==> job 7519: inputs <==
Design Top_FFT, start of the top module:
module Top_FFT #(
    parameter   INTEGER_SIZE = 4,
                FRACT_SIZE = 14,
                NFFT = 64
) (
    input       wire                                             clk, rst,
    input       wire                                             start_FFT,
    input       wire    signed  [INTEGER_SIZE+FRACT_SIZE-1:0]    serial_in_r, serial_in_i,
    output      wire    signed  [INTEGER_SIZE+FRACT_SIZE-1:0]    serial_out_r, serial_out_i,
    output      wire                                             end_FFT, data_valid_FFT
);
==> flow/config.mk <==
export PLATFORM = sky130hd
export DESIGN_NAME = Top_FFT
export DESIGN_NICKNAME = Top_FFT
export VERILOG_FILES = /design/flow/design.v
export SDC_FILE = /design/flow/constraint.sdc
export NUM_CORES = 4
export LEC_CHECK = 0
export ABC_AREA = 1
export CAP_MARGIN = 30
export CELL_PAD_IN_SITES_DETAIL_PLACEMENT = 2
export CORE_ASPECT_RATIO = 0.75
export CORE_MARGIN = 2
export CORE_UTILIZATION = 17
export CTS_CLUSTER_DIAMETER = 322
export GPL_TIMING_DRIVEN = 1
export MAX_ROUTING_LAYER = met4
export PLACE_DENSITY = 0.6
export SLEW_MARGIN = 20
==> flow/constraint.sdc <==
create_clock -name core_clock -period 17.1 [get_ports {clk}]
set_input_delay 3.4200 -clock core_clock [delete_from_list [all_inputs] [get_ports {clk}]]
set_output_delay 3.4200 -clock core_clock [all_outputs]
set_load 0.01 [all_outputs]
run.sh (not shown) runs the stock make flow with config.mk's settings and CLKGATE_MAP_FILE=.
==> job 6858: changes against job 7519 <==
- ABC_AREA: 1 -> unset
- CAP_MARGIN: 30 -> 20
- CELL_PAD_IN_SITES_DETAIL_PLACEMENT: 2 -> unset
- CORE_ASPECT_RATIO: 0.75 -> unset
- CORE_UTILIZATION: 17 -> 70
- CTS_CLUSTER_DIAMETER: 322 -> unset
- GPL_TIMING_DRIVEN: 1 -> unset
- MAX_ROUTING_LAYER: met4 -> unset
==> flow/constraint.sdc (replaced) <==
create_clock -name core_clock -period 8.97 [get_ports {clk}]
set_input_delay 1.7940 -clock core_clock [delete_from_list [all_inputs] [get_ports {clk}]]
set_output_delay 1.7940 -clock core_clock [all_outputs]
set_load 0.01 [all_outputs]
==> job 7124: changes against job 7519 <==
- ABC_AREA: 1 -> unset
- CAP_MARGIN: 30 -> 20
- CELL_PAD_IN_SITES_DETAIL_PLACEMENT: 2 -> unset
- CORE_ASPECT_RATIO: 0.75 -> unset
- CORE_UTILIZATION: 17 -> 40
- CTS_CLUSTER_DIAMETER: 322 -> unset
- GPL_TIMING_DRIVEN: 1 -> unset
- MAX_ROUTING_LAYER: met4 -> unset
==> flow/constraint.sdc (replaced) <==
create_clock -name core_clock -period 10.7 [get_ports {clk}]
set_input_delay 2.1400 -clock core_clock [delete_from_list [all_inputs] [get_ports {clk}]]
set_output_delay 2.1400 -clock core_clock [all_outputs]
set_load 0.01 [all_outputs]
==> impl_metrics.py <==
# Metrics from the implementation run
metrics = {
    "run_status": {
        "status": "finished clean",
    },
    "floorplan": {
        "num_rows": 263,
        "chip_area_mm2": 0.520,
    },
    "route": {
        "wl_met2_um": 217000,
    },
    "power_and_ir_drop": {
        "p_clk_mw": 12.6,
    },
    "worst_setup_path": {
        "endpoint": "ST3.MUL1.D1.out_data[31]",
        "slowest_delay_ns": 0.65,
    },
    "yosys": {
        "ys_cells": 17800,
        "syn_inst": 17800,
    },
    "placement": {
        "gp_congestion": 0.866,
    },
    "finish": {
        "comb_share_pct": 46.8,
        "regArea_mm2": 0.0843,
    },
    "global_route": {
        "grt_pass1_wl_um": 729000,
    },
    "clock_tree": {
        "clk_pin_slew_worst_paths_ns": 0.07,
    },
    "timing": {
        "period_minus_slack_ns": 9.56,
    },
}
Source of the figures above: job 7124

==> impl_metrics.py <==
# Metrics from the implementation run
metrics = {
    "run_status": {
        "status": "finished clean",
    },
    "yosys": {
        "ys_cells": 17800,
        "syn_inst": 17800,
        "postSynthAreaPerCell_um2": 11.5,
    },
    "finish": {
        "nClkBuffers": 460,
        "post-route-util_pct": 76.6,
        "comb_share_pct": 47.4,
        "fillers": 18000,
        "regArea_mm2": 0.0843,
    },
    "timing": {
        "hold_ws_ns": 0.276,
        "period_minus_slack_ns": 8.67,
    },
    "clock_tree": {
        "clk_pin_slew_worst_paths_ns": 0.07,
    },
    "floorplan": {
        "chip_area_mm2": 0.298,
    },
    "worst_setup_path": {
        "slowest_delay_ns": 0.49,
    },
    "route": {
        "antenna_left": 0,
        "wl_met2_um": 251000,
    },
    "global_route": {
        "grt.total_usage_pct": 36.0,
    },
    "placement": {
        "hpwl_um": 356000,
    },
}
Source of the figures above: job 6858

==> impl_metrics.py <==
# Metrics from the implementation run
metrics = {
    "run_status": {
        "status": "finished clean",
    },
    "yosys": {
        "syn_inst": 21200,
    },
    "route": {
        "wl_met2_um": 465000,
    },
    "worst_setup_path": {
        "slowest_delay_ns": 1.02,
        "endpoint": "ST3.MUL1.D4.out_data[21]",
    },
    "finish": {
        "regArea_mm2": 0.0843,
        "comb_share_pct": 44.9,
    },
    "placement": {
        "gp_congestion": 0.913,
    },
    "timing": {
        "period_minus_slack_ns": 11.38,
    },
    "floorplan": {
        "chip_area_mm2": 1.27,
        "num_rows": 356,
    },
    "global_route": {
        "grt_pass1_wl_um": 1390000,
    },
    "power_and_ir_drop": {
        "p_clk_mw": 7.68,
    },
}
Source of the figures above: job 7519

